$ cat design/flow/config.mk
export PLATFORM = sky130hd
export DESIGN_NAME = draw_lines
export DESIGN_NICKNAME = draw_lines
export VERILOG_FILES = /design/flow/design.v
export SDC_FILE = /design/flow/constraint.sdc
export NUM_CORES = 4
export LEC_CHECK = 0
export CAP_MARGIN = 20
export CORE_MARGIN = 2
export CORE_UTILIZATION = 40
export SLEW_MARGIN = 20
$ cat design/flow/constraint.sdc
create_clock -name core_clock -period 5.0 [get_ports {i_clk}]
set_input_delay 1.0000 -clock core_clock [delete_from_list [all_inputs] [get_ports {i_clk}]]
set_output_delay 1.0000 -clock core_clock [all_outputs]
set_load 0.01 [all_outputs]
$ cat design/flow/design.v
`timescale 1ns / 1ps
module dp_ram(
    input                         i_clk,
    input                         i_a_wr,
    input  [P_LOG2_RAM_DEPTH-1:0] i_a_addr,
    input          [P_DATA_W-1:0] i_a_data,
    output reg     [P_DATA_W-1:0] o_a_data,
    input                         i_b_wr,
    input  [P_LOG2_RAM_DEPTH-1:0] i_b_addr,
    input          [P_DATA_W-1:0] i_b_data,
    output reg     [P_DATA_W-1:0] o_b_data
    );
   function integer log2;
      input [31:0] value;
      begin
	 value = value-1;
	 for (log2=0; value>0; log2=log2+1)
	   value = value>>1;
      end
   endfunction
   parameter P_DATA_W    = 640;
   parameter P_LOG2_RAM_DEPTH = 9;
   reg [P_DATA_W-1:0] mem [0:2**P_LOG2_RAM_DEPTH-1];
   always @(posedge i_clk) 
   begin
      o_a_data         <= mem[i_a_addr];
      if(i_a_wr) begin
         o_a_data      <= i_a_data;
         mem[i_a_addr] <= i_a_data;
      end
   end
   always @(posedge i_clk) 
   begin
      o_b_data         <= mem[i_b_addr];
      if(i_b_wr) begin
         o_b_data      <= i_b_data;
         mem[i_b_addr] <= i_b_data;
      end
   end
endmodule
`timescale 1ns / 1ps
module fifo(
    input                 i_clk,
    input                 i_reset,
    input  [P_DATA_W-1:0] i_data,
    input                 i_read,
    input                 i_write,
    output [P_DATA_W-1:0] o_data,
    output                o_empty,
    output                o_full
    );
   parameter  P_DATA_W = 11;
   parameter  P_ADDR_W = 8;
   localparam P_DEPTH  = (1 << P_ADDR_W);
   reg  [P_ADDR_W-1:0] wr_addr;
   reg  [P_ADDR_W-1:0] rd_addr;
   reg  [P_DATA_W-1:0] output_data;
   wire [P_DATA_W-1:0] ram_data;
   reg  [P_ADDR_W-1:0] counter;
   assign o_full  = (counter == (P_DEPTH-1));
   assign o_empty = (counter == 0);
   assign o_data  = ram_data; 
   always @(posedge i_clk)
   begin
      if (i_reset) begin
         wr_addr <= 0;
      end else if (i_write) begin
         wr_addr <= wr_addr+1;
      end
   end
   always @(posedge i_clk)
   begin
      if (i_reset) begin
         rd_addr <= 0;
      end else if (i_read) begin
         rd_addr <= rd_addr+1;
      end
   end
   always @(posedge i_clk)
   begin
      if (i_reset) begin
         counter <= 0;
      end else if (i_read && !i_write) begin
         counter <= counter-1;
      end else if (i_write && !i_read) begin
         counter <= counter+1;
      end
   end
   dp_ram #(
      .P_DATA_W(P_DATA_W),
      .P_LOG2_RAM_DEPTH(P_ADDR_W)
      ) buffer (
         .i_clk(i_clk),
         .i_a_wr(i_write),
         .i_a_addr(wr_addr),
         .i_a_data(i_data),
         .o_a_data(),
         .i_b_wr(1'b0),
         .i_b_addr(rd_addr),
         .i_b_data(0),
         .o_b_data(ram_data)
    );
endmodule
`timescale 1ns / 1ps
module bresenham(
      input                        i_clk,
      input                        i_reset,
      input      [P_X_COORD_W-1:0] i_x0,
      input      [P_X_COORD_W-1:0] i_x1,
      input      [P_Y_COORD_W-1:0] i_y0,
      input      [P_Y_COORD_W-1:0] i_y1,
      input                        i_load_vals,
      output reg [P_X_COORD_W-1:0] o_x_val,
      output reg [P_Y_COORD_W-1:0] o_y_val,
      output                       o_vals_rdy,
      output                       o_waiting
    );
   parameter  P_X_COORD_W                 = 11;
   parameter  P_Y_COORD_W                 = 11;
   localparam P_ERROR_W                   = (P_X_COORD_W>P_Y_COORD_W) ? P_X_COORD_W : P_Y_COORD_W;
   localparam STATE__WAITING              = 0;
   localparam STATE__SETUP_IS_STEEP       = 1;
   localparam STATE__SETUP_REV_COORDS     = 2;
   localparam STATE__SETUP_ERROR_AND_STEP = 3;
   localparam STATE__DRAWING              = 4;
   reg                    [2:0] curr_state, next_state;
   reg signed [P_X_COORD_W-1:0] x, x0, x1;
   reg signed [P_Y_COORD_W-1:0] y, y0, y1;
   reg signed [P_X_COORD_W-1:0] delta_x;
   reg signed [P_X_COORD_W-1:0] delta_y;
   reg signed   [P_ERROR_W-1:0] error;
   reg signed             [1:0] ystep;
   reg                          steep;
   reg                          vals_rdy;
   reg                          waiting;
   assign o_vals_rdy   = vals_rdy;
   assign o_waiting    = (curr_state == STATE__WAITING) ? 1'b1 : 1'b0;
   always @(posedge i_clk)
   begin
      if (i_reset) begin
         x              <= 'b0;
         x0             <= 'b0;
         x1             <= 'b0;
         y              <= 'b0;
         y0             <= 'b0;
         y1             <= 'b0;
         error          <= 'b0;
         curr_state     <= STATE__WAITING;
      end else begin
         vals_rdy       <= 0;
         x0             <= x0;
         x1             <= x1;
         y0             <= y0;
         y1             <= y1;
         error          <= error;
         curr_state     <= next_state;
         case (curr_state)
            STATE__WAITING : begin
               if (i_load_vals) begin
                  x0    <= i_x0;
                  x1    <= i_x1;
                  y0    <= i_y0;
                  y1    <= i_y1;
                  error <= 'b0;
               end
            end
            STATE__SETUP_IS_STEEP : begin
               if (y1 > y0) begin
                  if (x1 > x0) begin 
                     steep <= (y1-y0) > (x1-x0);
                  end else begin
                     steep <= (y1-y0) > (x0-x1);
                  end
               end else begin
                  if (x1 > x0) begin 
                     steep <= (y0-y1) > (x1-x0);
                  end else begin
                     steep <= (y0-y1) > (x0-x1);
                  end
               end
            end
            STATE__SETUP_REV_COORDS : begin
               if (steep) begin
                  if (y0 > y1) begin
                     x0      <= y1;
                     x1      <= y0;
                     y0      <= x1;
                     y1      <= x0;
                     delta_x <= y0-y1;
                     delta_y <= (x1>x0 ? x1-x0 : x0-x1);
                  end else begin
                     x0      <= y0;
                     x1      <= y1;
                     y0      <= x0;
                     y1      <= x1;
                     delta_x <= y1-y0;
                     delta_y <= (x1>x0 ? x1-x0 : x0-x1);
                  end
               end else begin
                  if (x0 > x1) begin
                     x0      <= x1;
                     x1      <= x0;
                     y0      <= y1;
                     y1      <= y0;
                     delta_x <= x0-x1;
                     delta_y <= (y1>y0 ? y1-y0 : y0-y1);
                  end else begin
                     delta_x <= x1-x0;
                     delta_y <= (y1>y0 ? y1-y0 : y0-y1);
                  end
               end
            end
            STATE__SETUP_ERROR_AND_STEP : begin
               error <= delta_x >>> 1;
               ystep <= (y0<y1 ? 1 : -1);
               x     <= x0;
               y     <= y0;
            end
            STATE__DRAWING : begin
               if (steep) begin
                  o_x_val <= y;
                  o_y_val <= x;
               end else begin
                  o_x_val <= x;
                  o_y_val <= y;
               end
               x <= x+1;
               if (error-delta_y < 0) begin
                  error <= error-delta_y + delta_x;
                  y     <= y+ystep;
               end else begin
                  error <= error-delta_y;
               end
               vals_rdy <= 1;
            end
         endcase
      end
   end
   always @(curr_state, i_load_vals, x, x1)
   begin
      next_state = curr_state;
      case(curr_state)
         STATE__WAITING : begin
            if (i_load_vals) begin
               next_state = STATE__SETUP_IS_STEEP;
            end 
         end
         STATE__SETUP_IS_STEEP : begin
            next_state = STATE__SETUP_REV_COORDS;
         end
         STATE__SETUP_REV_COORDS : begin
            next_state = STATE__SETUP_ERROR_AND_STEP;
         end
         STATE__SETUP_ERROR_AND_STEP : begin
            next_state = STATE__DRAWING;
         end
         STATE__DRAWING : begin
            if (x == x1) begin
               next_state = STATE__WAITING;
            end 
         end         
      endcase
   end
endmodule
`timescale 1ns / 1ps
module draw_lines(
      input                                      i_clk,
      input                                      i_reset,
      input                    [P_X_COORD_W-1:0] i_x0,
      input                    [P_X_COORD_W-1:0] i_x1,
      input                    [P_Y_COORD_W-1:0] i_y0,
      input                    [P_Y_COORD_W-1:0] i_y1,
      input                                      i_start,
      input                                      i_load_fifo,
      output                                     o_waiting,
      output                                     o_fifo_full,
      output                                     o_wr,
      output                [P_LOG2_RAM_DEPTH-1:0] o_addr
    );
    parameter P_X_COORD_W = 11;
    parameter P_Y_COORD_W = 11;
    parameter P_SCREEN_W = 640;
    parameter P_SCREEN_H = 480;
    parameter P_DATA_W = 1;
    parameter P_LOG2_RAM_DEPTH = 19;
    parameter P_FIFO_ADDR_W = 4;
    localparam STATE__WAITING = 0;
    localparam STATE__CLEAR   = 1;
    localparam STATE__LOAD    = 2;
    localparam STATE__DRAW    = 3;
    reg [1:0] curr_state;
    reg [1:0] next_state;
    wire [P_LOG2_RAM_DEPTH-1:0] bres_addr;
    reg  [P_LOG2_RAM_DEPTH-1:0] buffer_addr;
    wire bres_wr;
    reg  buffer_wr;
    wire [P_DATA_W-1:0] bres_data;
    reg  [P_DATA_W-1:0] buffer_data;
    wire                   bres_waiting;
    wire                   load_vals;
    wire [P_X_COORD_W-1:0] fifo_x0;
    wire [P_X_COORD_W-1:0] fifo_x1;
    wire [P_Y_COORD_W-1:0] fifo_y0;
    wire [P_Y_COORD_W-1:0] fifo_y1;
    wire     [P_X_COORD_W-1:0] x_val;
    wire     [P_Y_COORD_W-1:0] y_val;
    wire fifo_empty;
    wire fifo_full;
    assign o_fifo_full = fifo_full;
    assign o_waiting  = (curr_state == STATE__WAITING) ? 1'b1 : 1'b0;
    fifo #(.P_DATA_W(P_X_COORD_W), .P_ADDR_W(P_FIFO_ADDR_W)) x0_in_buffer (
		.i_clk(i_clk), 
		.i_reset(i_reset), 
		.i_data(i_x0), 
		.i_read(load_vals), 
		.i_write(i_load_fifo), 
		.o_data(fifo_x0), 
		.o_empty(fifo_empty), 
		.o_full(fifo_full)
	 );
    fifo #(.P_DATA_W(P_X_COORD_W), .P_ADDR_W(P_FIFO_ADDR_W)) x1_in_buffer (
		.i_clk(i_clk), 
		.i_reset(i_reset), 
		.i_data(i_x1), 
		.i_read(load_vals), 
		.i_write(i_load_fifo), 
		.o_data(fifo_x1), 
		.o_empty(), 
		.o_full()
	 );
    fifo #(.P_DATA_W(P_Y_COORD_W), .P_ADDR_W(P_FIFO_ADDR_W)) y0_in_buffer (
		.i_clk(i_clk), 
		.i_reset(i_reset), 
		.i_data(i_y0), 
		.i_read(load_vals), 
		.i_write(i_load_fifo), 
		.o_data(fifo_y0), 
		.o_empty(), 
		.o_full()
	 );
    fifo #(.P_DATA_W(P_Y_COORD_W), .P_ADDR_W(P_FIFO_ADDR_W)) y1_in_buffer (
		.i_clk(i_clk), 
		.i_reset(i_reset), 
		.i_data(i_y1), 
		.i_read(load_vals), 
		.i_write(i_load_fifo), 
		.o_data(fifo_y1), 
		.o_empty(), 
		.o_full()
	 );
    always @(posedge i_clk) 
    begin
      if (i_reset) begin
         curr_state <= STATE__WAITING;
      end else begin
         curr_state <= next_state;
      end
    end
   always @(curr_state, i_start, bres_waiting, fifo_empty)
   begin
      next_state = curr_state;
      case(curr_state)
         STATE__WAITING : begin
            if (i_start == 1'b1) begin
               next_state = STATE__LOAD;
            end
         end
         STATE__LOAD : begin
            next_state = STATE__DRAW;
         end
         STATE__DRAW : begin
            if (bres_waiting && fifo_empty) begin
               next_state = STATE__WAITING;
            end else if (~fifo_empty && bres_waiting) begin
               next_state = STATE__LOAD;
            end
         end
      endcase
   end
	bresenham bres (
		.i_clk(i_clk), 
		.i_reset(i_reset), 
		.i_x0(fifo_x0), 
		.i_x1(fifo_x1), 
		.i_y0(fifo_y0), 
		.i_y1(fifo_y1), 
		.i_load_vals(load_vals), 
      .o_x_val(x_val),
      .o_y_val(y_val),
		.o_vals_rdy(bres_wr),
      .o_waiting(bres_waiting)
	);
   assign load_vals = (curr_state == STATE__LOAD) ? 1'b1 : 1'b0;
   assign o_wr   = buffer_wr;
   assign o_addr = buffer_addr;
   assign bres_addr  = P_SCREEN_W*y_val+x_val;
   assign bres_data  = 1;
   always @(bres_addr, 
            bres_wr, 
            bres_data, 
            curr_state)
   begin
      case (curr_state)
         STATE__DRAW : begin
            buffer_wr   = bres_wr;
            buffer_addr = bres_addr;
            buffer_data = bres_data;
         end
         default : begin
            buffer_wr   = 1'b0;
            buffer_addr = 0;
            buffer_data = 0;
         end
      endcase
   end
endmodule
$ cat design/flow/run.sh
#!/bin/bash
# the make line also repeats each setting of config.mk as NAME=value (left out here)
make -C /OpenROAD-flow-scripts/flow DESIGN_CONFIG=/design/flow/config.mk WORK_HOME=/design/flow/orfs CLKGATE_MAP_FILE= finish
==> Implementation_results.wiki, run 1 <==
== Flow metrics ==
{| class="wikitable"
! Metric !! Value
|-
| Result of the run || no timing/DRC/antenna violations
|-
| Most used standard cells in the synthesized netlist || 751 x sky130_fd_sc_hd__edfxtp_1, 220 x sky130_fd_sc_hd__mux4_2, 165 x sky130_fd_sc_hd__dfxtp_1
|-
| Worst-margin pin slew || 1.131 ns
|-
| Sequential Power || 8.69 mW
|-
| Area of the core region || 0.1050 mm2
|-
| Combinational power || 4.54 mW
|-
| Switching power summed over all nets || 5.868 mW
|-
| Nets || 2994
|-
| Cell types occupying the most area after synthesis || sky130_fd_sc_hd__edfxtp_1 53%, sky130_fd_sc_hd__mux4_2 12%, sky130_fd_sc_hd__dfxtp_1 7.8%, sky130_fd_sc_hd__ha_1 4.6%, sky130_fd_sc_hd__mux2i_1 2.1%
|-
| Peak VDD IR || 275.3 uV
|-
| Group drawing the most power || registers
|-
| GRT met1 Usage || 26.18%
|-
| Worst-path cell with the longest stage delay || sky130_fd_sc_hd__clkdlybuf4s50_1
|-
| CTS Buf Count || 95
|-
| CTS H-tree lvls || 3
|-
| Antenna diode instance count || 0
|-
| Setup slack of the most critical reg-to-reg path || 0.59 ns
|-
| Number of placement rows || 119
|-
| Total Routing Usage GR || 18.74%
|-
| Iteration count of the initial detailed-routing pass || 5
|-
| Max-cap violations || 0
|-
| Tally of buffers added on design ports || 69
|-
| Yosys Warn Count || 5
|-
| Power per unit of standard cell area || 430.0 mW/mm2
|-
| Number of distinct standard cells referenced by the synthesized netlist || 82
|-
| Ratio of final minimum period to clock period || 93.09%
|-
| Wirelength, routed || 101300 um
|-
| Routed Antenna Nets || 0
|-
| Capture instance of the worst register-to-register path || bres.steep
|-
| Async SR Flop Fraction || 0%
|-
| Category of the worst setup path launch point || flop
|-
| Post-Syn Instances || 2724
|-
| HPWL after detailed placement || 65750 um
|-
| Worst R2R Start || bres.x1[0]
|-
| Final hold viol count || 0
|-
| WP buf/inv || 3
|-
| Routed via count || 23560
|-
| Final-report setup violation count || 0
|-
| Number of cells in the yosys synthesis report || 2724
|-
| Sort of element at the end of the critical path || output pin
|-
| Post-synth tally of flip-flops with integrated enable || 751
|-
| CP Launch Point || bres.o_y_val[1]
|-
| Tightest slew margin relative to the limit || 24.62%
|-
| Critical path class || flop to output pin
|-
| Drt first-iter violations || 2144
|-
| Mux cell area share || 14.44%
|-
| Power consumption || 20.36 mW
|-
| Maximum net fanout on the critical path || 3
|-
| Fraction of power consumed by sequential logic || 42.7%
|-
| Min-Delay Endpoint || bres.curr_state[2]
|-
| Yosys reg bits || 916
|-
| Clock Skew || 0.02200 ns
|-
| CTS Root Cell || sky130_fd_sc_hd__clkbuf_16
|-
| Chip Area, Yosys || 0.04220 mm2
|-
| GR Util met2 || 31.10%
|-
| Number of warning messages in the logs || 60
|-
| Largest net degree at the start of global routing || 100
|-
| Internal portion of total power || 14.49 mW
|-
| Power drawn by the clock network || 7.14 mW
|-
| Number of pins with negative max-slew slack in the final report || 0
|-
| Xor/xnor share of the synthesized area || 2.342%
|-
| Worst setup slack after layout || 0.3457 ns
|-
| Cell type with the largest total area || sky130_fd_sc_hd__edfxtp_1
|-
| Congestion Overflow GR || 0
|-
| Peak per-stage delay on the critical path || 0.53 ns
|-
| Crit path time final || 4.654 ns
|-
| Final worst hold slack || 0.4824 ns
|-
| Avg Cell Area, Syn || 15.49 um2
|-
| Total die area || 0.1081 mm2
|-
| Final Instance Count excl. Fillers || 4253
|-
| Flip-flop cell with the highest count after synthesis || sky130_fd_sc_hd__edfxtp_1
|-
| Post-Place Setup Slack || 0.6740 ns
|-
| Share of the core filled with cells in the final layout || 45.12%
|-
| Signed area change from the synthesized netlist to the final layout || 12.22%
|-
| Antenna violations before repair || 3
|-
| Wirelength per Cell || 23.81 um
|-
| Final weighted congestion of routability-driven global placement || 0.9131
|-
| Floorplan core density || 40.20%
|-
| CP Capture Point || o_addr[15]
|-
| Clock insertion delay at the later pin of the skew report || 0.67 ns
|-
| I/O pin count || 70
|-
| Combinational Power Share || 22.3%
|-
| Setup_tns || 0 ns
|-
| M3 GR Usage || 2.436%
|-
| Setup repair after global routing missed its margin || false
|-
| Area fraction in compound gates after synthesis || 8.210%
|-
| Synth Area in Simple Gates || 5.672%
|-
| Number of placed instances, taps included || 4072
|-
| Class of the worst hold path || flop to flop
|-
| Cell Area, Synth || 0.04220 mm2
|-
| Total number of clock tree sinks || 916
|-
| Most utilized layer in the global route result || met2
|-
| Cell type group with the largest total delay on the critical path || adder cells
|-
| Final instance area || 0.04736 mm2
|-
| Adder Share, Synth || 5.123%
|-
| Share of synthesized area occupied by flip-flops and latches || 61.26%
|-
| Number of cells on the critical path || 13
|-
| Critical path data required time || 4.00 ns
|-
| Fraction of power consumed by the clock network || 35.0%
|-
| Global-route wire length before repair || 152300 um
|-
| Dominant non-sequential cell family after synthesis || multiplexers
|-
| Area share, top type || 53.44%
|-
| Chip Width || 328.8 um
|-
| Syn nets || 2938
|-
| Number of buffers inserted by hold repair at cts || 0
|-
| Area of placed instances || 0.04414 mm2
|-
| Leak pwr || 15.94 nW
|-
| Worst r2r path cells || 18
|-
| Worst-case clock buffer depth || 3
|-
| Cell depth of the worst min-delay path || 1
|-
| Crit path cell chain || ha_1, ha_1, inv_1, fa_1, inv_1, a21oi_1, o21bai_1, xor2_1, and2_4, nand2_1, xnor2_1, and2_1, clkdlybuf4s50_1
|-
| Maximum operating frequency || 214.9 MHz
|-
| Routed vias/inst || 5.540
|-
| Clk pin slew, worst setup/hold paths || 0.06 ns
|-
| Signal arrival time at the worst endpoint || 3.65 ns
|-
| Most common cell in the netlist || sky130_fd_sc_hd__edfxtp_1
|-
| CTS tree || yes
|-
| Net switching fraction of the power || 28.82%
|-
| Floorplan die height || 328.8 um
|-
| Worst min-delay path startpoint || bres.curr_state[3]
|-
| DRC viols || 0
|-
| Number of global-route vias before repair || 24180
|}
==> area by class of cell <==
class | instances | area [um2]
well taps | 1391 | 1740
flip-flops and latches | 916 | 25870
fillers | 9088 | 57610
multi-input cells | 1536 | 15130
clock inverters | 62 | 646.9
repair buffers | 100 | 953.4
clock buffers | 117 | 2526
inverters | 131 | 491.7
==> metal layers <==
metal | vias to the layer above | wire (um) | part of all wire (%)
met5 | - | 12 | 0.012
met4 | 2 | 1779 | 1.8
met3 | 118 | 4406 | 4.4
met2 | 588 | 49620 | 49
met1 | 12130 | 45470 | 45
li1 | 10720 | - | -
==> timing repair <==
| item | 4_1_cts | 5_1_grt |
|---|---|---|
| resized | 2 | 5 |
| endpoints found under the hold margin | 0 | 0 |
| pin swaps | 0 | 6 |
| endpoints found under the setup margin | 2 | 3 |
| buffers inserted | 0 | 2 |
==> run 2, diff against run 1 <==
ABC_AREA = 1   (was not set)
CORE_UTILIZATION = 72   (was 40)
CTS_CLUSTER_SIZE = 10   (was not set)
SETUP_SLACK_MARGIN = 0.39   (was not set)
TNS_END_PERCENT = 15   (was not set)
clock period = 3.65 ns   (was 5.0 ns; I/O delays follow)
==> Implementation_results.wiki, run 2 <==
== Flow metrics ==
{| class="wikitable"
! Metric !! Value
|-
| Clock Skew || 0.01848 ns (-0.003516 ns)
|-
| Wirelength per Cell || 21.95 um (-7.8%)
|-
| Number of pins with negative max-slew slack in the final report || 0 (unchanged)
|-
| Dominant non-sequential cell family after synthesis || AND-OR/OR-AND gates
|-
| Max-cap violations || 0 (unchanged)
|-
| Cell types occupying the most area after synthesis || sky130_fd_sc_hd__edfxtp_1 52%, sky130_fd_sc_hd__dfxtp_1 7.6%, sky130_fd_sc_hd__nand2_1 5.6%, sky130_fd_sc_hd__a21oi_1 5.0%, sky130_fd_sc_hd__ha_1 4.5%
|-
| Flip-flop cell with the highest count after synthesis || sky130_fd_sc_hd__edfxtp_1
|-
| DRC viols || 0 (unchanged)
|-
| Setup repair after global routing missed its margin || true
|-
| Min-Delay Endpoint || curr_state[2]
|-
| Tally of buffers added on design ports || 69 (unchanged)
|-
| Cell Area, Synth || 0.04364 mm2 (+3.4%)
|-
| Share of synthesized area occupied by flip-flops and latches || 59.24% (-2.0 points)
|-
| Ratio of final minimum period to clock period || 106.3% (+13 points)
|-
| Net switching fraction of the power || 32.30% (+3.5 points)
|-
| Number of distinct standard cells referenced by the synthesized netlist || 52 (-37%)
|-
| Post-Place Setup Slack || 0.01533 ns (-0.6586 ns)
|-
| Global-route wire length before repair || 173300 um (+14%)
|-
| Number of cells on the critical path || 14 (+1)
|-
| Drt first-iter violations || 3745 (+75%)
|-
| Internal portion of total power || 19.71 mW (+36%)
|-
| CTS Root Cell || sky130_fd_sc_hd__clkbuf_16
|-
| Worst-margin pin slew || 0.9147 ns (-0.2160 ns)
|-
| Critical path data required time || 2.92 ns (-1.08 ns)
|-
| Number of placement rows || 90 (-24%)
|-
| Post-Syn Instances || 4167 (+53%)
|-
| Cell depth of the worst min-delay path || 1 (unchanged)
|-
| Number of cells in the yosys synthesis report || 4167 (+53%)
|-
| Area fraction in compound gates after synthesis || 13.55% (+5.3 points)
|-
| Area of the core region || 0.06013 mm2 (-43%)
|-
| CTS H-tree lvls || 3 (unchanged)
|-
| Worst setup slack after layout || -0.2296 ns (-0.5753 ns)
|-
| Nets || 4483 (+50%)
|-
| HPWL after detailed placement || 72100 um (+9.7%)
|-
| Avg Cell Area, Syn || 10.47 um2 (-32%)
|-
| Area share, top type || 51.67% (-1.8 points)
|-
| Final weighted congestion of routability-driven global placement || 1.031 (+13%)
|-
| Sequential Power || 12.0 mW (+38%)
|-
| Number of warning messages in the logs || 64 (+6.7%)
|-
| Class of the worst hold path || flop to flop
|-
| Routed vias/inst || 6.291 (+14%)
|-
| Category of the worst setup path launch point || flop
|-
| Combinational Power Share || 26.1% (+3.8 points)
|-
| I/O pin count || 70 (unchanged)
|-
| Most common cell in the netlist || sky130_fd_sc_hd__edfxtp_1
|-
| Post-synth tally of flip-flops with integrated enable || 751 (unchanged)
|-
| Floorplan die height || 250.2 um (-24%)
|-
| Total Routing Usage GR || 35.76% (+17 points)
|-
| Final-report setup violation count || 6 (+6)
|-
| Worst r2r path cells || 21 (+3)
|-
| Routed Antenna Nets || 0 (unchanged)
|-
| Maximum operating frequency || 257.8 MHz
|-
| Iteration count of the initial detailed-routing pass || 6 (+1)
|-
| Signal arrival time at the worst endpoint || 3.15 ns (-0.50 ns)
|-
| Yosys Warn Count || 5 (unchanged)
|-
| Floorplan core density || 72.58% (+32 points)
|-
| Xor/xnor share of the synthesized area || 1.345% (-1.0 points)
|-
| Group drawing the most power || registers
|-
| Wirelength, routed || 112600 um (+11%)
|-
| CP Capture Point || o_addr[16]
|-
| Worst min-delay path startpoint || bres.curr_state[0]
|-
| Worst-case clock buffer depth || 3 (unchanged)
|-
| Most used standard cells in the synthesized netlist || 751 x sky130_fd_sc_hd__edfxtp_1, 653 x sky130_fd_sc_hd__nand2_1, 439 x sky130_fd_sc_hd__inv_1
|-
| Chip Area, Yosys || 0.04364 mm2 (+3.4%)
|-
| WP buf/inv || 6 (+3)
|-
| Setup slack of the most critical reg-to-reg path || 0.28 ns (-0.31 ns)
|-
| CP Launch Point || bres.o_y_val[2]
|-
| Cell type group with the largest total delay on the critical path || adder cells
|-
| Async SR Flop Fraction || 0% (unchanged)
|-
| CTS tree || yes
|-
| Cell type with the largest total area || sky130_fd_sc_hd__edfxtp_1
|-
| Maximum net fanout on the critical path || 3 (unchanged)
|-
| Switching power summed over all nets || 9.403 mW (+60%)
|-
| Congestion Overflow GR || 0 (unchanged)
|-
| Final hold viol count || 0 (unchanged)
|-
| Leak pwr || 18.66 nW (+17%)
|-
| Clock insertion delay at the later pin of the skew report || 0.66 ns (about the same)
|-
| Peak per-stage delay on the critical path || 0.49 ns (-0.04 ns)
|-
| Checks failing in the layout checks || negative setup slack
|-
| Critical path class || flop to output pin
|-
| CTS Buf Count || 104 (+9.5%)
|-
| Final worst hold slack || 0.4796 ns (-0.002850 ns)
|-
| Antenna violations before repair || 5 (+2)
|-
| Fraction of power consumed by sequential logic || 41.3% (-1.4 points)
|-
| Fraction of power consumed by the clock network || 32.6% (-2.4 points)
|-
| Clk pin slew, worst setup/hold paths || 0.05 ns (about the same)
|-
| Tightest slew margin relative to the limit || 38.95% (+14 points)
|-
| Syn nets || 4381 (+49%)
|-
| Largest net degree at the start of global routing || 72 (-28%)
|-
| Worst-path cell with the longest stage delay || sky130_fd_sc_hd__edfxtp_1
|-
| Sort of element at the end of the critical path || output pin
|-
| Synth Area in Simple Gates || 10.68% (+5.0 points)
|-
| Capture instance of the worst register-to-register path || bres.steep
|-
| Mux cell area share || 4.037% (-10 points)
|-
| Peak VDD IR || 581.9 uV (+110%)
|-
| Combinational power || 7.61 mW (+68%)
|-
| Chip Width || 250.2 um (-24%)
|-
| Crit path time final || 3.880 ns
|-
| Total die area || 0.06260 mm2 (-42%)
|-
| Filler cell count || 3627 (-60%)
|-
| Worst R2R Start || bres.y0[0]
|-
| Signed area change from the synthesized netlist to the final layout || 11.94%
|-
| Result of the run || failed layout checks
|-
| Routed via count || 32280 (+37%)
|-
| Setup_tns || -0.7552 ns (-0.7552 ns)
|-
| Crit path cell chain || ha_4, inv_2, fa_2, inv_2, nand3_1, nand2_1, xnor2_1, inv_1, nand4_1, buf_4, buf_4, o21ai_1, a21oi_1, buf_2
|-
| Adder Share, Synth || 4.931% (-0.19 points)
|-
| Yosys reg bits || 916 (unchanged)
|-
| Power per unit of standard cell area || 596.0 mW/mm2 (+39%)
|-
| Number of global-route vias before repair || 31190 (+29%)
|-
| Power consumption || 29.12 mW (+43%)
|-
| Total number of clock tree sinks || 916 (unchanged)
|-
| Power drawn by the clock network || 9.49 mW (+33%)
|}
==> run 2: routing by layer <==
layer	share of wire (%)	up-vias	track usage [%]	wire length, um
met4	4.5	6	17.19	5057
met2	47	1800	56.53	52760
met1	39	15310	49.03	44430
met3	9.2	321	5.767	10350
li1	-	14850	-	-
met5	0.035	-	0	39
==> run 2: metrics by stage <==
stage	utilization (%)	area [um2]	cells
2_1_floorplan	-	43640	4167
3_3_place_gp	75.60	45460	4934
3_5_place_dp	75.60	45460	4934
4_1_cts	80.91	48650	5125
5_1_grt	81.24	48850	5131
6_report	81.24	48850	5131
==> run 2: area by class of cell <==
type | count | area, um2 | share of cell area [%]
diodes | 1 | 2.502 | 0.005122
clock buffers | 177 | 2929 | 5.995
clock inverters | 8 | 136.4 | 0.2792
inverters | 447 | 1683 | 3.445
multi-input cells | 2578 | 15380 | 31.49
flip-flops and latches | 916 | 25880 | 52.97
well taps | 782 | 978.4 | 2.003
repair buffers | 222 | 1867 | 3.821
==> run 2: repair_timing <==
action / in CTS / in global routing
buffers inserted: 6 / 5
endpoints found under the setup margin: 13 / 24
hold buffers: 0 / 0
resized: 60 / 31
pin swaps: 12 / 19
==> run 3, diff against run 2 <==
CORE_UTILIZATION = 68   (was 72)
CTS_CLUSTER_SIZE = 32   (was 10)
SETUP_SLACK_MARGIN = 0.21   (was 0.39)
TNS_END_PERCENT = not set   (was 15)
clock period = 2.59 ns   (was 3.65 ns; I/O delays follow)
==> Implementation_results.wiki, run 3 <==
== Flow metrics ==
{| class="wikitable"
! Metric !! Value
|-
| Most common cell in the netlist || sky130_fd_sc_hd__edfxtp_1
|-
| Setup slack of the most critical reg-to-reg path || -0.60 ns (-0.88 ns)
|-
| DRC viols || 0 (unchanged)
|-
| Post-Syn Instances || 4167 (unchanged)
|-
| Number of global-route vias before repair || 36130 (+16%)
|-
| Worst R2R Start || bres.x1[0]
|-
| Combinational power || 16.7 mW (+120%)
|-
| Category of the worst setup path launch point || flop
|-
| Crit path cell chain || ha_1, ha_4, buf_4, nand2_1, inv_1, nand4_1, o211ai_1, nand2_1, nand2_1, a21oi_1, xor2_1, nand2_1, nand2_1, nor2_2, buf_2
|-
| CTS H-tree lvls || 3 (unchanged)
|-
| Final hold viol count || 0 (unchanged)
|-
| Number of pins with negative max-slew slack in the final report || 0 (unchanged)
|-
| Fraction of power consumed by the clock network || 28.4% (-4.2 points)
|-
| Floorplan die height || 257.3 um (+2.9%)
|-
| Total Routing Usage GR || 41.18% (+5.4 points)
|-
| Worst-path cell with the longest stage delay || sky130_fd_sc_hd__edfxtp_1
|-
| Power consumption || 46.86 mW (+61%)
|-
| HPWL after detailed placement || 82360 um (+14%)
|-
| Clock insertion delay at the later pin of the skew report || 0.69 ns (+0.03 ns)
|-
| CTS tree || yes
|-
| Power per unit of standard cell area || 867.3 mW/mm2 (+46%)
|-
| Number of buffers inserted by hold repair at cts || 0 (unchanged)
|-
| Worst-case clock buffer depth || 3 (unchanged)
|-
| Yosys reg bits || 916 (unchanged)
|-
| Number of warning messages in the logs || 66 (+3.1%)
|-
| Cell Area, Synth || 0.04364 mm2 (unchanged)
|-
| Signed area change from the synthesized netlist to the final layout || 23.79%
|-
| Ratio of final minimum period to clock period || 140.8% (+35 points)
|-
| Critical path class || flop to output pin
|-
| Yosys Warn Count || 5 (unchanged)
|-
| Checks failing in the layout checks || negative setup slack
|-
| Clock Skew || 0.02945 ns (+0.01097 ns)
|-
| Number of distinct standard cells referenced by the synthesized netlist || 52 (unchanged)
|-
| Global-route wire length before repair || 209700 um (+21%)
|-
| Fraction of power consumed by sequential logic || 36.1% (-5.2 points)
|-
| Peak per-stage delay on the critical path || 0.42 ns (-0.07 ns)
|-
| Clk pin slew, worst setup/hold paths || 0.07 ns (+0.02 ns)
|-
| Tally of buffers added on design ports || 69 (unchanged)
|-
| Mux cell area share || 4.037% (unchanged)
|-
| CTS Buf Count || 90 (-13%)
|-
| Final worst hold slack || 0.2342 ns (-0.2454 ns)
|-
| Adder Share, Synth || 4.931% (unchanged)
|-
| Cell depth of the worst min-delay path || 2 (+1)
|-
| Result of the run || failed layout checks
|-
| Nets || 4848 (+8.1%)
|-
| CP Launch Point || bres.o_y_val[5]
|-
| Area share, top type || 51.67% (unchanged)
|-
| Worst min-delay path startpoint || i_reset
|-
| Cell types occupying the most area after synthesis || sky130_fd_sc_hd__edfxtp_1 52%, sky130_fd_sc_hd__dfxtp_1 7.6%, sky130_fd_sc_hd__nand2_1 5.6%, sky130_fd_sc_hd__a21oi_1 5.0%, sky130_fd_sc_hd__ha_1 4.5%
|-
| Filler cell count || 2915 (-20%)
|-
| Combinational gate area || 0.01687 mm2 (+9.7%)
|-
| Wirelength, routed || 140800 um (+25%)
|-
| Dominant non-sequential cell family after synthesis || AND-OR/OR-AND gates
|-
| Final weighted congestion of routability-driven global placement || 0.9702 (-5.9%)
|-
| Worst r2r path cells || 21 (unchanged)
|-
| Max-cap violations || 0 (unchanged)
|-
| Leak pwr || 21.09 nW (+13%)
|-
| Drt first-iter violations || 6044 (+61%)
|-
| Critical path data required time || 2.07 ns (-0.85 ns)
|-
| Most Frequent Cell on Critical Path || sky130_fd_sc_hd__nand2_1
|-
| Internal portion of total power || 30.91 mW (+57%)
|-
| CP Capture Point || o_addr[18]
|-
| CTS Root Cell || sky130_fd_sc_hd__clkbuf_16
|-
| Number of cells in the yosys synthesis report || 4167 (unchanged)
|-
| Worst setup slack after layout || -1.057 ns (-0.8278 ns)
|-
| Crit path time final || 3.647 ns
|-
| Routed Antenna Nets || 0 (unchanged)
|-
| Peak VDD IR || 846.9 uV (+46%)
|-
| Maximum net fanout on the critical path || 3 (unchanged)
|-
| Total die area || 0.06622 mm2 (+5.8%)
|-
| Chip Area, Yosys || 0.04364 mm2 (unchanged)
|-
| Flip-flop cell with the highest count after synthesis || sky130_fd_sc_hd__edfxtp_1
|-
| Syn nets || 4381 (unchanged)
|-
| Net switching fraction of the power || 34.04% (+1.7 points)
|-
| Sort of element at the end of the critical path || output pin
|-
| Post-synth tally of flip-flops with integrated enable || 751 (unchanged)
|-
| Largest net degree at the start of global routing || 81 (+13%)
|-
| Sequential Power || 16.9 mW (+41%)
|-
| Maximum operating frequency || 274.2 MHz
|-
| Cell type group with the largest total delay on the critical path || adder cells
|-
| Iteration count of the initial detailed-routing pass || 9 (+3)
|-
| WP buf/inv || 3 (-3)
|-
| Area of placed instances || 0.04826 mm2 (+6.2%)
|-
| Signal arrival time at the worst endpoint || 3.13 ns (-0.02 ns)
|-
| Share of synthesized area occupied by flip-flops and latches || 59.24% (unchanged)
|-
| Switching power summed over all nets || 15.95 mW (+70%)
|-
| Total number of clock tree sinks || 916 (unchanged)
|-
| Group drawing the most power || registers
|-
| Post-Place Setup Slack || -0.7133 ns (-0.7286 ns)
|-
| Congestion Overflow GR || 0 (unchanged)
|-
| Area used by sequential logic in the layout || 0.02591 mm2 (+0.12%)
|-
| Chip Width || 257.3 um (+2.9%)
|-
| Async SR Flop Fraction || 0% (unchanged)
|-
| Setup repair after global routing missed its margin || true
|-
| I/O pin count || 70 (unchanged)
|-
| Avg Cell Area, Syn || 10.47 um2 (unchanged)
|-
| Tightest slew margin relative to the limit || 43.63% (+4.7 points)
|-
| Number of cells on the critical path || 15 (+1)
|-
| Cell type with the largest total area || sky130_fd_sc_hd__edfxtp_1
|-
| Number of placement rows || 92 (+2.2%)
|-
| Power drawn by the clock network || 13.3 mW (+40%)
|-
| Combinational Power Share || 35.6% (+9.5 points)
|-
| Routed via count || 36870 (+14%)
|-
| Class of the worst hold path || primary input to flop
|-
| Most used standard cells in the synthesized netlist || 751 x sky130_fd_sc_hd__edfxtp_1, 653 x sky130_fd_sc_hd__nand2_1, 439 x sky130_fd_sc_hd__inv_1
|-
| Min-Delay Endpoint || bres.x[9]
|-
| Synth Area in Simple Gates || 10.68% (unchanged)
|-
| Number of placed instances, taps included || 5309 (+7.6%)
|-
| Antenna violations before repair || 4 (-1)
|-
| Area of the core region || 0.06331 mm2 (+5.3%)
|-
| Final-report setup violation count || 75 (+69)
|-
| Capture instance of the worst register-to-register path || bres.steep
|-
| Worst-margin pin slew || 0.8447 ns (-0.07002 ns)
|-
| Routed vias/inst || 6.634 (+5.4%)
|-
| Area fraction in compound gates after synthesis || 13.55% (unchanged)
|-
| Final instance area || 0.05403 mm2 (+11%)
|-
| Wirelength per Cell || 25.33 um (+15%)
|-
| Final Instance Count excl. Fillers || 5557 (+8.3%)
|-
| Floorplan core density || 68.93% (-3.6 points)
|-
| Xor/xnor share of the synthesized area || 1.345% (unchanged)
|}
-- run 3: metal layers --
layer,global-route usage (%),vias to the layer above,part of all wire (%)
li1,-,15590,-
met1,51.06,17260,34
met2,67.37,3244,47
met3,9.584,770,12
met4,22.27,6,6.3
met5,0.2924,-,0.038
-- run 3: through the flow --
step                      setup TNS, ns  utilization [%]
after global routing             -23.44            85.33
final                            -18.27            85.34
after floorplan                 -0.7577                -
after detailed placement         -12.50            76.23
after global placement           -11.61            76.23
after CTS                        -12.37            83.81
-- run 3: timing repair --
| action | in CTS | in global routing |
|---|---|---|
| pin swaps | 104 | 83 |
| cloned | 14 | 3 |
| setup buffers | 44 | 18 |
| resized | 321 | 208 |
| setup endpoints to repair | 94 | 107 |
| endpoints found under the hold margin | 0 | 0 |
-- run 3: layout make-up --
class                      count  share of cell area [%]
tap                          846                   1.959
multi-input combinational   2579                   31.23
clock buffer                 115                   4.458
inverter                     447                   3.157
timing repair buffer         600                   10.18
sequential                   916                   47.95
clock inverter                53                   1.058
antenna                        1                0.004632
==> run 4, diff against run 3 <==
CAP_MARGIN = 30   (was 20)
CELL_PAD_IN_SITES_GLOBAL_PLACEMENT = 2   (was not set)
CORE_UTILIZATION = 40   (was 68)
CTS_CLUSTER_DIAMETER = 218   (was not set)
CTS_CLUSTER_SIZE = not set   (was 32)
MAX_ROUTING_LAYER = met5   (was not set)
PLACE_DENSITY_LB_ADDON = 0.21   (was not set)
SETUP_SLACK_MARGIN = 0.84   (was 0.21)
TNS_END_PERCENT = 10   (was not set)
clock period = 5.0 ns   (was 2.59 ns; I/O delays follow)
==> Implementation_results.wiki, run 4 <==
== Flow metrics ==
{| class="wikitable"
! Metric !! Value
|-
| Cell depth of the worst min-delay path || 1 (-1)
|-
| Antenna diode instance count || 0 (-1)
|-
| Clock Skew || 0.02472 ns (-0.004734 ns)
|-
| Number of cells on the critical path || 10 (-5)
|-
| Critical path class || flop to output pin
|-
| Combinational power || 5.37 mW (-68%)
|-
| Number of warning messages in the logs || 62 (-6.1%)
|-
| Maximum net fanout on the critical path || 3 (unchanged)
|-
| Worst-margin pin slew || 0.8706 ns (+0.02589 ns)
|-
| Total Routing Usage GR || 20.99% (-20 points)
|-
| Area of the core region || 0.1086 mm2 (+71%)
|-
| Nets || 4433 (-8.6%)
|-
| Switching power summed over all nets || 6.965 mW (-56%)
|-
| CTS H-tree lvls || 3 (unchanged)
|-
| Signal arrival time at the worst endpoint || 3.21 ns (+0.08 ns)
|-
| CTS Buf Count || 101 (+12%)
|-
| CTS Root Cell || sky130_fd_sc_hd__clkbuf_16
|-
| Critical path data required time || 4.00 ns (+1.93 ns)
|-
| Avg Cell Area, Syn || 10.47 um2 (unchanged)
|-
| Cell Area, Synth || 0.04364 mm2 (unchanged)
|-
| HPWL after detailed placement || 77950 um (-5.4%)
|-
| Share of synthesized area occupied by flip-flops and latches || 59.24% (unchanged)
|-
| Syn nets || 4381 (unchanged)
|-
| Group drawing the most power || registers
|-
| Peak VDD IR || 319.5 uV (-62%)
|-
| Number of placement rows || 121 (+32%)
|-
| Wirelength, routed || 117900 um (-16%)
|-
| Chip Width || 334.3 um (+30%)
|-
| Fraction of power consumed by sequential logic || 40.3% (+4.2 points)
|-
| Clock insertion delay at the later pin of the skew report || 0.69 ns (about the same)
|-
| Total die area || 0.1118 mm2 (+69%)
|-
| Worst r2r path cells || 20 (-4.8%)
|-
| Cell type with the largest total area || sky130_fd_sc_hd__edfxtp_1
|-
| Power per unit of standard cell area || 438.5 mW/mm2 (-49%)
|-
| Final worst hold slack || 0.4839 ns (+0.2498 ns)
|-
| Final-report setup violation count || 0 (-100%)
|-
| Area of placed instances || 0.04591 mm2 (-4.9%)
|-
| Sort of element at the end of the critical path || output pin
|-
| CTS tree || yes
|-
| Final hold viol count || 0 (unchanged)
|-
| Routed Antenna Nets || 0 (unchanged)
|-
| Largest net degree at the start of global routing || 88 (+8.6%)
|-
| Leak pwr || 18.62 nW (-12%)
|-
| Number of distinct standard cells referenced by the synthesized netlist || 52 (unchanged)
|-
| Fraction of power consumed by the clock network || 35.0% (+6.6 points)
|-
| I/O pin count || 70 (unchanged)
|-
| Filler cell count || 10190 (+250%)
|-
| Clk pin slew, worst setup/hold paths || 0.06 ns (about the same)
|-
| Yosys Warn Count || 5 (unchanged)
|-
| Global-route wire length before repair || 180200 um (-14%)
|-
| Yosys reg bits || 916 (unchanged)
|-
| Cell types occupying the most area after synthesis || sky130_fd_sc_hd__edfxtp_1 52%, sky130_fd_sc_hd__dfxtp_1 7.6%, sky130_fd_sc_hd__nand2_1 5.6%, sky130_fd_sc_hd__a21oi_1 5.0%, sky130_fd_sc_hd__ha_1 4.5%
|-
| Ratio of final minimum period to clock period || 84.12% (-57 points)
|-
| Xor/xnor share of the synthesized area || 1.345% (unchanged)
|-
| Tightest slew margin relative to the limit || 41.43% (-2.2 points)
|-
| CP Capture Point || o_addr[14]
|-
| Routed via count || 29910 (-19%)
|-
| CP Launch Point || bres.o_y_val[1]
|-
| Net switching fraction of the power || 32.05% (-2.0 points)
|-
| Drt first-iter violations || 2102 (-65%)
|-
| Class of the worst hold path || flop to flop
|-
| Number of cells in the yosys synthesis report || 4167 (unchanged)
|-
| Crit path cell chain || ha_1, ha_2, inv_2, fa_2, a21oi_2, nand2_1, nor2_2, o21ai_0, a21oi_1, clkdlybuf4s50_1
|-
| Max-cap violations || 0 (unchanged)
|-
| Min-Delay Endpoint || curr_state[2]
|-
| Setup slack of the most critical reg-to-reg path || 1.14 ns (+1.74 ns)
|-
| Flip-flop cell with the highest count after synthesis || sky130_fd_sc_hd__edfxtp_1
|-
| Total number of clock tree sinks || 916 (unchanged)
|-
| Worst-path cell with the longest stage delay || sky130_fd_sc_hd__clkdlybuf4s50_1
|-
| Final Instance Count excl. Fillers || 5719 (+2.9%)
|-
| Worst R2R Start || bres.y0[0]
|-
| Most used standard cells in the synthesized netlist || 751 x sky130_fd_sc_hd__edfxtp_1, 653 x sky130_fd_sc_hd__nand2_1, 439 x sky130_fd_sc_hd__inv_1
|-
| Adder Share, Synth || 4.931% (unchanged)
|-
| Tally of buffers added on design ports || 69 (unchanged)
|-
| Worst-case clock buffer depth || 3 (unchanged)
|-
| Worst min-delay path startpoint || bres.curr_state[0]
|-
| Crit path time final || 4.206 ns
|-
| Antenna violations before repair || 0 (-4)
|-
| Final instance area || 0.04956 mm2 (-8.3%)
|-
| Setup repair after global routing missed its margin || true
|-
| Async SR Flop Fraction || 0% (unchanged)
|-
| Synth Area in Simple Gates || 10.68% (unchanged)
|-
| Dominant non-sequential cell family after synthesis || AND-OR/OR-AND gates
|-
| Area fraction in compound gates after synthesis || 13.55% (unchanged)
|-
| Internal portion of total power || 14.77 mW (-52%)
|-
| Setup_tns || 0 ns (+18.27 ns)
|-
| Wirelength per Cell || 20.62 um (-19%)
|-
| Mux cell area share || 4.037% (unchanged)
|-
| Floorplan die height || 334.3 um (+30%)
|-
| Combinational Power Share || 24.7% (-11 points)
|-
| WP buf/inv || 2 (-1)
|-
| Post-synth tally of flip-flops with integrated enable || 751 (unchanged)
|-
| Share of the core filled with cells in the final layout || 45.66% (-40 points)
|-
| Peak per-stage delay on the critical path || 0.55 ns (+0.13 ns)
|-
| Capture instance of the worst register-to-register path || bres.steep
|-
| Cell type group with the largest total delay on the critical path || adder cells
|-
| Iteration count of the initial detailed-routing pass || 5 (-4)
|-
| Maximum operating frequency || 237.8 MHz
|-
| Signed area change from the synthesized netlist to the final layout || 13.55%
|-
| Area used by sequential logic in the layout || 0.02587 mm2 (-0.13%)
|-
| Category of the worst setup path launch point || flop
|-
| Area share, top type || 51.67% (unchanged)
|-
| Routed vias/inst || 5.229 (-21%)
|-
| Number of placed instances, taps included || 5519 (+4.0%)
|-
| Chip Area, Yosys || 0.04364 mm2 (unchanged)
|-
| Post-Syn Instances || 4167 (unchanged)
|-
| Power drawn by the clock network || 7.60 mW (-43%)
|-
| Floorplan core density || 40.21% (-29 points)
|-
| Most common cell in the netlist || sky130_fd_sc_hd__edfxtp_1
|-
| Number of pins with negative max-slew slack in the final report || 0 (unchanged)
|-
| Number of global-route vias before repair || 29070 (-20%)
|-
| DRC viols || 0 (unchanged)
|-
| Sequential Power || 8.76 mW (-48%)
|-
| Congestion Overflow GR || 0 (unchanged)
|-
| Combinational gate area || 0.01522 mm2 (-9.8%)
|-
| Final weighted congestion of routability-driven global placement || 0.8707 (-10%)
|-
| Result of the run || no timing/DRC/antenna violations
|}
==> run 4: final cells by class <==
cell class	count	area share [%]
multi-input combinational	2578	30.72
inverter	447	3.398
tap	1414	3.570
clock buffer	144	5.857
clock inverter	45	1.096
timing repair buffer	175	3.151
sequential	916	52.21
==> run 4: metrics by stage <==
| step | power (mW) | worst slack [ns] |
|---|---|---|
| after detailed placement | 14.27 | 0.6922 |
| after floorplan | 12.67 | 1.599 |
| after global placement | 14.26 | 0.7188 |
| final | 21.73 | 0.7939 |
| after global routing | 22.95 | 0.6359 |
| after CTS | 21.94 | 0.6887 |
==> run 4: per-layer routing <==
layer | track usage [%] | wire length [um] | vias up
met5 | 0 | 0 | -
met4 | 6.210 | 2816 | 0
met3 | 2.360 | 4595 | 143
met2 | 33.60 | 54380 | 575
met1 | 30.02 | 56130 | 14440
li1 | - | - | 14750
==> run 4: repair_timing <==
action,CTS,global route
gates resized,18,10
endpoints found under the setup margin,7,9
hold buffers,0,0
pin swaps,8,8
setup buffers,7,1
==> run 5, diff against run 4 <==
CAP_MARGIN = 20   (was 30)
CELL_PAD_IN_SITES_GLOBAL_PLACEMENT = 0   (was 2)
CORE_ASPECT_RATIO = 1.21   (was not set)
CORE_UTILIZATION = 72   (was 40)
CTS_CLUSTER_DIAMETER = 355   (was 218)
CTS_CLUSTER_SIZE = 14   (was not set)
MAX_ROUTING_LAYER = not set   (was met5)
PLACE_DENSITY_LB_ADDON = 0.13   (was 0.21)
SETUP_SLACK_MARGIN = -0.26   (was 0.84)
TNS_END_PERCENT = not set   (was 10)
clock period = 2.59 ns   (was 5.0 ns; I/O delays follow)
==> Implementation_results.wiki, run 5 <==
== Flow metrics ==
{| class="wikitable"
! Metric !! Value
|-
| Result of the run || failed layout checks
|-
| Checks failing in the layout checks || negative setup slack
|-
| CP Capture Point || o_addr[18]
|-
| CTS tree || yes
|-
| Setup slack of the most critical reg-to-reg path || -0.50 ns (-1.64 ns)
|-
| Most used standard cells in the synthesized netlist || 751 x sky130_fd_sc_hd__edfxtp_1, 653 x sky130_fd_sc_hd__nand2_1, 439 x sky130_fd_sc_hd__inv_1
|-
| Floorplan die height || 274.8 um (-18%)
|-
| Group drawing the most power || registers
|-
| Fraction of power consumed by sequential logic || 40.3% (about the same)
|-
| Peak per-stage delay on the critical path || 0.41 ns (-0.14 ns)
|-
| HPWL after detailed placement || 75120 um (-3.6%)
|-
| Worst setup slack after layout || -1.126 ns (-1.920 ns)
|-
| CTS Root Cell || sky130_fd_sc_hd__clkbuf_16
|-
| Routed via count || 33850 (+13%)
|-
| Clock insertion delay at the later pin of the skew report || 0.67 ns (-0.02 ns)
|-
| Final-report setup violation count || 73 (+73)
|-
| Category of the worst setup path launch point || flop
|-
| Cell type with the largest total area || sky130_fd_sc_hd__edfxtp_1
|-
| Iteration count of the initial detailed-routing pass || 7 (+2)
|-
| Tightest slew margin relative to the limit || 40.85% (-0.58 points)
|-
| Sequential Power || 16.8 mW (+92%)
|-
| Crit path cell chain || buf_4, ha_4, ha_4, a21oi_4, nor2_1, nor2_1, nand2_1, nand2_1, buf_4, buf_4, nand4_1, nor2_1, nand2_1, nand2_1, nand2_1, nor2_2, buf_2
|-
| Total die area || 0.06261 mm2 (-44%)
|-
| Dominant non-sequential cell family after synthesis || AND-OR/OR-AND gates
|-
| Area of placed instances || 0.04798 mm2 (+4.5%)
|-
| Yosys Warn Count || 5 (unchanged)
|-
| Yosys reg bits || 916 (unchanged)
|-
| Xor/xnor share of the synthesized area || 1.345% (unchanged)
|-
| Floorplan core density || 72.65% (+32 points)
|-
| CP Launch Point || bres.o_y_val[3]
|-
| Number of cells in the yosys synthesis report || 4167 (unchanged)
|-
| Clock Skew || 0.03683 ns (+0.01212 ns)
|-
| Signal arrival time at the worst endpoint || 3.20 ns (about the same)
|-
| Most Frequent Cell on Critical Path || sky130_fd_sc_hd__nand2_1
|-
| Combinational power || 14.1 mW (+160%)
|-
| Avg Cell Area, Syn || 10.47 um2 (unchanged)
|-
| Routed vias/inst || 6.239 (+19%)
|-
| Internal portion of total power || 28.11 mW (+90%)
|-
| Area share, top type || 51.67% (unchanged)
|-
| Worst-path cell with the longest stage delay || sky130_fd_sc_hd__edfxtp_1
|-
| Clk pin slew, worst setup/hold paths || 0.08 ns (+0.02 ns)
|-
| CTS Buf Count || 75 (-26%)
|-
| Wirelength, routed || 117000 um (-0.79%)
|-
| Share of synthesized area occupied by flip-flops and latches || 59.24% (unchanged)
|-
| Final Instance Count excl. Fillers || 5426 (-5.1%)
|-
| Power per unit of standard cell area || 813.3 mW/mm2 (+85%)
|-
| Nets || 4770 (+7.6%)
|-
| Power drawn by the clock network || 10.9 mW (+43%)
|-
| Number of cells on the critical path || 17 (+7)
|-
| Final hold viol count || 0 (unchanged)
|-
| Cell types occupying the most area after synthesis || sky130_fd_sc_hd__edfxtp_1 52%, sky130_fd_sc_hd__dfxtp_1 7.6%, sky130_fd_sc_hd__nand2_1 5.6%, sky130_fd_sc_hd__a21oi_1 5.0%, sky130_fd_sc_hd__ha_1 4.5%
|-
| Number of placed instances, taps included || 5257 (-4.7%)
|-
| Combinational Power Share || 33.6% (+8.9 points)
|-
| Number of placement rows || 99 (-18%)
|-
| Worst-case clock buffer depth || 3 (unchanged)
|-
| Critical path class || flop to output pin
|-
| Tally of buffers added on design ports || 69 (unchanged)
|-
| Maximum net fanout on the critical path || 4 (+1)
|-
| Async SR Flop Fraction || 0% (unchanged)
|-
| Worst R2R Start || bres.y0[0]
|-
| Adder Share, Synth || 4.931% (unchanged)
|-
| Drt first-iter violations || 3672 (+75%)
|-
| Number of pins with negative max-slew slack in the final report || 0 (unchanged)
|-
| Power consumption || 41.80 mW (+92%)
|-
| Capture instance of the worst register-to-register path || bres.steep
|-
| Worst-margin pin slew || 0.8863 ns (+0.01572 ns)
|-
| Number of buffers inserted by hold repair at cts || 0 (unchanged)
|-
| Final weighted congestion of routability-driven global placement || 1.006 (+16%)
|-
| Setup repair after global routing missed its margin || true
|-
| Total Routing Usage GR || 36.74% (+16 points)
|-
| Area of the core region || 0.06008 mm2 (-45%)
|-
| Global-route wire length before repair || 178600 um (-0.90%)
|-
| Largest net degree at the start of global routing || 58 (-34%)
|-
| Post-Syn Instances || 4167 (unchanged)
|-
| Antenna violations before repair || 3 (+3)
|-
| Number of warning messages in the logs || 63 (+1.6%)
|-
| Worst r2r path cells || 20 (unchanged)
|-
| Chip Width || 227.8 um (-32%)
|-
| Total number of clock tree sinks || 916 (unchanged)
|-
| Filler cell count || 3124 (-69%)
|-
| Leak pwr || 19.98 nW (+7.3%)
|-
| I/O pin count || 70 (unchanged)
|-
| Most common cell in the netlist || sky130_fd_sc_hd__edfxtp_1
|-
| CTS H-tree lvls || 3 (unchanged)
|-
| Max-cap violations || 0 (unchanged)
|-
| Critical path data required time || 2.07 ns (-1.93 ns)
|-
| Signed area change from the synthesized netlist to the final layout || 17.75%
|-
| Switching power summed over all nets || 13.69 mW (+97%)
|-
| WP buf/inv || 4 (+2)
|-
| Cell depth of the worst min-delay path || 2 (+1)
|-
| Worst min-delay path startpoint || i_reset
|-
| Post-synth tally of flip-flops with integrated enable || 751 (unchanged)
|-
| Chip Area, Yosys || 0.04364 mm2 (unchanged)
|-
| Number of global-route vias before repair || 33000 (+14%)
|-
| Synth Area in Simple Gates || 10.68% (unchanged)
|-
| Number of distinct standard cells referenced by the synthesized netlist || 52 (unchanged)
|-
| Mux cell area share || 4.037% (unchanged)
|-
| Cell Area, Synth || 0.04364 mm2 (unchanged)
|-
| Maximum operating frequency || 269.1 MHz
|-
| Antenna diode instance count || 0 (unchanged)
|-
| Flip-flop cell with the highest count after synthesis || sky130_fd_sc_hd__edfxtp_1
|-
| Class of the worst hold path || primary input to flop
|-
| Crit path time final || 3.716 ns
|-
| Syn nets || 4381 (unchanged)
|-
| Final instance area || 0.05139 mm2 (+3.7%)
|-
| Ratio of final minimum period to clock period || 143.5% (+59 points)
|-
| Fraction of power consumed by the clock network || 26.0% (-9.0 points)
|-
| Post-Place Setup Slack || -0.8055 ns (-1.498 ns)
|-
| Peak VDD IR || 674.2 uV (+110%)
|-
| Wirelength per Cell || 21.56 um (+4.6%)
|-
| Net switching fraction of the power || 32.76% (+0.71 points)
|-
| Routed Antenna Nets || 0 (unchanged)
|-
| Min-Delay Endpoint || bres.x[0]
|-
| Area fraction in compound gates after synthesis || 13.55% (unchanged)
|-
| Sort of element at the end of the critical path || output pin
|-
| DRC viols || 0 (unchanged)
|-
| Share of the core filled with cells in the final layout || 85.54% (+40 points)
|-
| Congestion Overflow GR || 0 (unchanged)
|-
| Cell type group with the largest total delay on the critical path || simple AND/OR/NAND/NOR gates
|}
==> run 5: per-stage QoR <==
stage               setup TNS (ns)  hold slack (ns)
floorplan                   -1.545           0.4044
global placement            -8.582           0.4722
detailed placement          -11.17           0.4917
CTS                         -13.85           0.2577
global route                -25.16           0.2616
finish                      -12.77           0.2657
==> run 5: routing by layer <==
| layer | vias up | part of all wire (%) | track usage (%) |
|---|---|---|---|
| met2 | 1938 | 50 | 63.33 |
| met4 | 6 | 5.5 | 20.20 |
| met3 | 395 | 8.7 | 5.638 |
| met1 | 16100 | 36 | 44.91 |
| met5 | - | 0.035 | 0 |
| li1 | 15410 | - | - |
==> run 5: layout make-up <==
class                           instances  area, um2  area share [%]
Sequential cell                       916      25880           50.37
Clock buffer                          133       2137           4.158
Clock inverter                          6      121.4          0.2362
Timing Repair Buffer                  538       4482           8.721
Multi-Input combinational cell       2578      16070           31.27
Tap cell                              808       1011           1.967
Inverter                              447       1688           3.284
==> run 5: repair_timing <==
item                                    in CTS  in global routing
buffers inserted                            22                 14
resized                                    135                119
pin swaps                                   48                 78
endpoints found under the setup margin      17                 42
==> run 6, diff against run 5 <==
CELL_PAD_IN_SITES_GLOBAL_PLACEMENT = not set   (was 0)
CORE_ASPECT_RATIO = not set   (was 1.21)
CTS_CLUSTER_DIAMETER = not set   (was 355)
CTS_CLUSTER_SIZE = 73   (was 14)
PLACE_DENSITY_LB_ADDON = 0.01   (was 0.13)
SETUP_SLACK_MARGIN = 0.75   (was -0.26)
==> Implementation_results.wiki, run 6 <==
== Flow metrics ==
{| class="wikitable"
! Metric !! Value
|-
| Syn nets || 4381 (unchanged)
|-
| Global-route wire length before repair || 191600 um (+7.3%)
|-
| Net switching fraction of the power || 33.98% (+1.2 points)
|-
| Wirelength, routed || 136600 um (+17%)
|-
| Number of buffers inserted by hold repair at cts || 0 (unchanged)
|-
| Cell type group with the largest total delay on the critical path || simple AND/OR/NAND/NOR gates
|-
| Peak per-stage delay on the critical path || 0.45 ns (+0.04 ns)
|-
| Share of synthesized area occupied by flip-flops and latches || 59.24% (unchanged)
|-
| Area fraction in compound gates after synthesis || 13.55% (unchanged)
|-
| Wirelength per Cell || 24.88 um (+15%)
|-
| Cell types occupying the most area after synthesis || sky130_fd_sc_hd__edfxtp_1 52%, sky130_fd_sc_hd__dfxtp_1 7.6%, sky130_fd_sc_hd__nand2_1 5.6%, sky130_fd_sc_hd__a21oi_1 5.0%, sky130_fd_sc_hd__ha_1 4.5%
|-
| Final worst hold slack || 0.3642 ns (+0.09844 ns)
|-
| Async SR Flop Fraction || 0% (unchanged)
|-
| Floorplan die height || 250.2 um (-9.0%)
|-
| Iteration count of the initial detailed-routing pass || 13 (+6)
|-
| Total Routing Usage GR || 39.64% (+2.9 points)
|-
| Setup slack of the most critical reg-to-reg path || -0.64 ns (-0.14 ns)
|-
| Final-report setup violation count || 83 (+14%)
|-
| Internal portion of total power || 31.04 mW (+10%)
|-
| Mux cell area share || 4.037% (unchanged)
|-
| Worst-case clock buffer depth || 3 (unchanged)
|-
| CTS Root Cell || sky130_fd_sc_hd__clkbuf_16
|-
| Leak pwr || 21.05 nW (+5.3%)
|-
| Power per unit of standard cell area || 859.5 mW/mm2 (+5.7%)
|-
| HPWL after detailed placement || 75200 um (+0.11%)
|-
| Switching power summed over all nets || 15.98 mW (+17%)
|-
| Ratio of final minimum period to clock period || 141.2% (-2.2 points)
|-
| Uppermost metal layer occupied by signal nets || met5
|-
| Routed via count || 36560 (+8.0%)
|-
| Sequential Power || 16.9 mW (about the same)
|-
| Cell depth of the worst min-delay path || 2 (unchanged)
|-
| Nets || 4845 (+1.6%)
|-
| Chip Width || 250.2 um (+9.8%)
|-
| Met2 Routed Length || 64210 um (+10%)
|-
| Clk pin slew, worst setup/hold paths || 0.07 ns (about the same)
|-
| Antenna violations before repair || 5 (+2)
|-
| Share of the core filled with cells in the final layout || 90.97% (+5.4 points)
|-
| Combinational Power Share || 36.3% (+2.7 points)
|-
| Min-Delay Endpoint || bres.x[10]
|-
| Critical path class || flop to output pin
|-
| Result of the run || failed layout checks
|-
| Setup repair after global routing missed its margin || true
|-
| Worst r2r path cells || 20 (unchanged)
|-
| Signed area change from the synthesized netlist to the final layout || 25.34%
|-
| Most common cell in the netlist || sky130_fd_sc_hd__edfxtp_1
|-
| Routed Antenna Nets || 0 (unchanged)
|-
| CP Launch Point || bres.o_y_val[3]
|-
| CTS H-tree lvls || 3 (unchanged)
|-
| Number of placement rows || 90 (-9.1%)
|-
| CTS tree || yes
|-
| Worst setup slack after layout || -1.068 ns (+0.05800 ns)
|-
| Yosys reg bits || 916 (unchanged)
|-
| Clock Skew || 0.02849 ns (-0.008346 ns)
|-
| Number of pins with negative max-slew slack in the final report || 0 (unchanged)
|-
| Largest net degree at the start of global routing || 58 (unchanged)
|-
| Number of cells in the yosys synthesis report || 4167 (unchanged)
|-
| Maximum operating frequency || 273.4 MHz (+1.6%)
|-
| Synth Area in Simple Gates || 10.68% (unchanged)
|-
| Adder Share, Synth || 4.931% (unchanged)
|-
| CP Capture Point || o_addr[17]
|-
| Crit path cell chain || buf_4, ha_4, ha_4, a21oi_4, nor2_1, nor2_1, nand2_1, nand2_1, nand2_1, nand2_1, nand2_2, xor2_2, buf_4, xnor2_1, nor2_1, buf_2
|-
| Cell type with the largest total area || sky130_fd_sc_hd__edfxtp_1
|-
| Sort of element at the end of the critical path || output pin
|-
| Flip-flop cell with the highest count after synthesis || sky130_fd_sc_hd__edfxtp_1
|-
| Number of global-route vias before repair || 34770 (+5.4%)
|-
| DRC viols || 0 (unchanged)
|-
| Post-synth tally of flip-flops with integrated enable || 751 (unchanged)
|-
| Power consumption || 47.02 mW (+12%)
|-
| Combinational power || 17.1 mW (+21%)
|-
| Worst-margin pin slew || 0.8283 ns (-0.05799 ns)
|-
| Worst min-delay path startpoint || i_reset
|-
| Tally of buffers added on design ports || 69 (unchanged)
|-
| Number of distinct standard cells referenced by the synthesized netlist || 52 (unchanged)
|-
| Maximum net fanout on the critical path || 3 (-1)
|-
| Xor/xnor share of the synthesized area || 1.345% (unchanged)
|-
| Category of the worst setup path launch point || flop
|-
| Clock insertion delay at the later pin of the skew report || 0.66 ns (about the same)
|-
| Post-Syn Instances || 4167 (unchanged)
|-
| Fraction of power consumed by sequential logic || 35.9% (-4.4 points)
|-
| Capture instance of the worst register-to-register path || bres.error[10]
|-
| Most Frequent Cell on Critical Path || sky130_fd_sc_hd__nand2_1
|-
| Peak VDD IR || 763.1 uV (+13%)
|-
| Met3 wire length || 16250 um (+60%)
|-
| Power drawn by the clock network || 13.1 mW (+20%)
|-
| CTS Buf Count || 89 (+19%)
|-
| Critical path data required time || 2.07 ns (about the same)
|-
| Routed vias/inst || 6.659 (+6.7%)
|-
| Area of the core region || 0.06013 mm2 (about the same)
|-
| Final hold viol count || 0 (unchanged)
|-
| Worst R2R Start || bres.delta_y[0]
|-
| WP buf/inv || 3 (-1)
|-
| Signal arrival time at the worst endpoint || 3.14 ns (-0.06 ns)
|-
| Final weighted congestion of routability-driven global placement || 0.9899 (-1.6%)
|-
| Number of warning messages in the logs || 63 (unchanged)
|-
| Dominant non-sequential cell family after synthesis || AND-OR/OR-AND gates
|-
| Group drawing the most power || combinational cells
|-
| Max-cap violations || 0 (unchanged)
|-
| Worst-path cell with the longest stage delay || sky130_fd_sc_hd__edfxtp_1
|-
| Drt first-iter violations || 5502 (+50%)
|-
| Congestion Overflow GR || 0 (unchanged)
|-
| Total die area || 0.06260 mm2 (about the same)
|-
| Fraction of power consumed by the clock network || 27.8% (+1.8 points)
|-
| Chip Area, Yosys || 0.04364 mm2 (unchanged)
|-
| Tightest slew margin relative to the limit || 44.72% (+3.9 points)
|-
| Cell Area, Synth || 0.04364 mm2 (unchanged)
|-
| I/O pin count || 70 (unchanged)
|-
| Area share, top type || 51.67% (unchanged)
|-
| Wl on met1 || 47220 um (+12%)
|-
| Total number of clock tree sinks || 916 (unchanged)
|-
| Class of the worst hold path || primary input to flop
|-
| Yosys Warn Count || 5 (unchanged)
|-
| Floorplan core density || 72.58% (about the same)
|-
| Avg Cell Area, Syn || 10.47 um2 (unchanged)
|-
| Number of cells on the critical path || 16 (-1)
|-
| Crit path time final || 3.658 ns (-0.05800 ns)
|-
| Most used standard cells in the synthesized netlist || 751 x sky130_fd_sc_hd__edfxtp_1, 653 x sky130_fd_sc_hd__nand2_1, 439 x sky130_fd_sc_hd__inv_1
|-
| Checks failing in the layout checks || negative setup slack
|}
-- run 6: what timing repair did --
action                     in CTS  in global routing
gates resized                 382                212
buffers inserted               63                 37
setup endpoints to repair     131                342
cloned                         14                  3
pin swaps                     127                 90
-- run 6: cell type report --
cell class / count / area (um2)
diodes: 3 / 7.507
repair buffers: 595 / 5542
fillers: 2332 / 5429
repair inverters: 3 / 18.77
multi-input cells: 2579 / 17550
well taps: 782 / 978.4
clock inverters: 36 / 411.6
flip-flops and latches: 916 / 25950
clock buffers: 130 / 2505
inverters: 447 / 1748
-- run 6: per-stage QoR --
stage               instance area, um2  TNS (ns)  setup slack, ns  std cells
floorplan                        44740   -0.7691          -0.2257       4167
global placement                 48690    -4.993          -0.6862       5205
detailed placement               48690    -6.122          -0.7896       5205
CTS                              53510    -9.348          -0.9734       5448
global route                     54700    -31.34           -1.180       5488
finish                           54700    -22.04           -1.068       5491
-- run 6: layer usage --
metal,vias to the layer above,global-route usage (%)
met3,777,7.700
li1,15610,-
met2,3034,65.71
met4,8,18.96
met5,-,0
met1,17130,50.65
Power figures rest on the tool's default switching activity, not on a simulated workload.
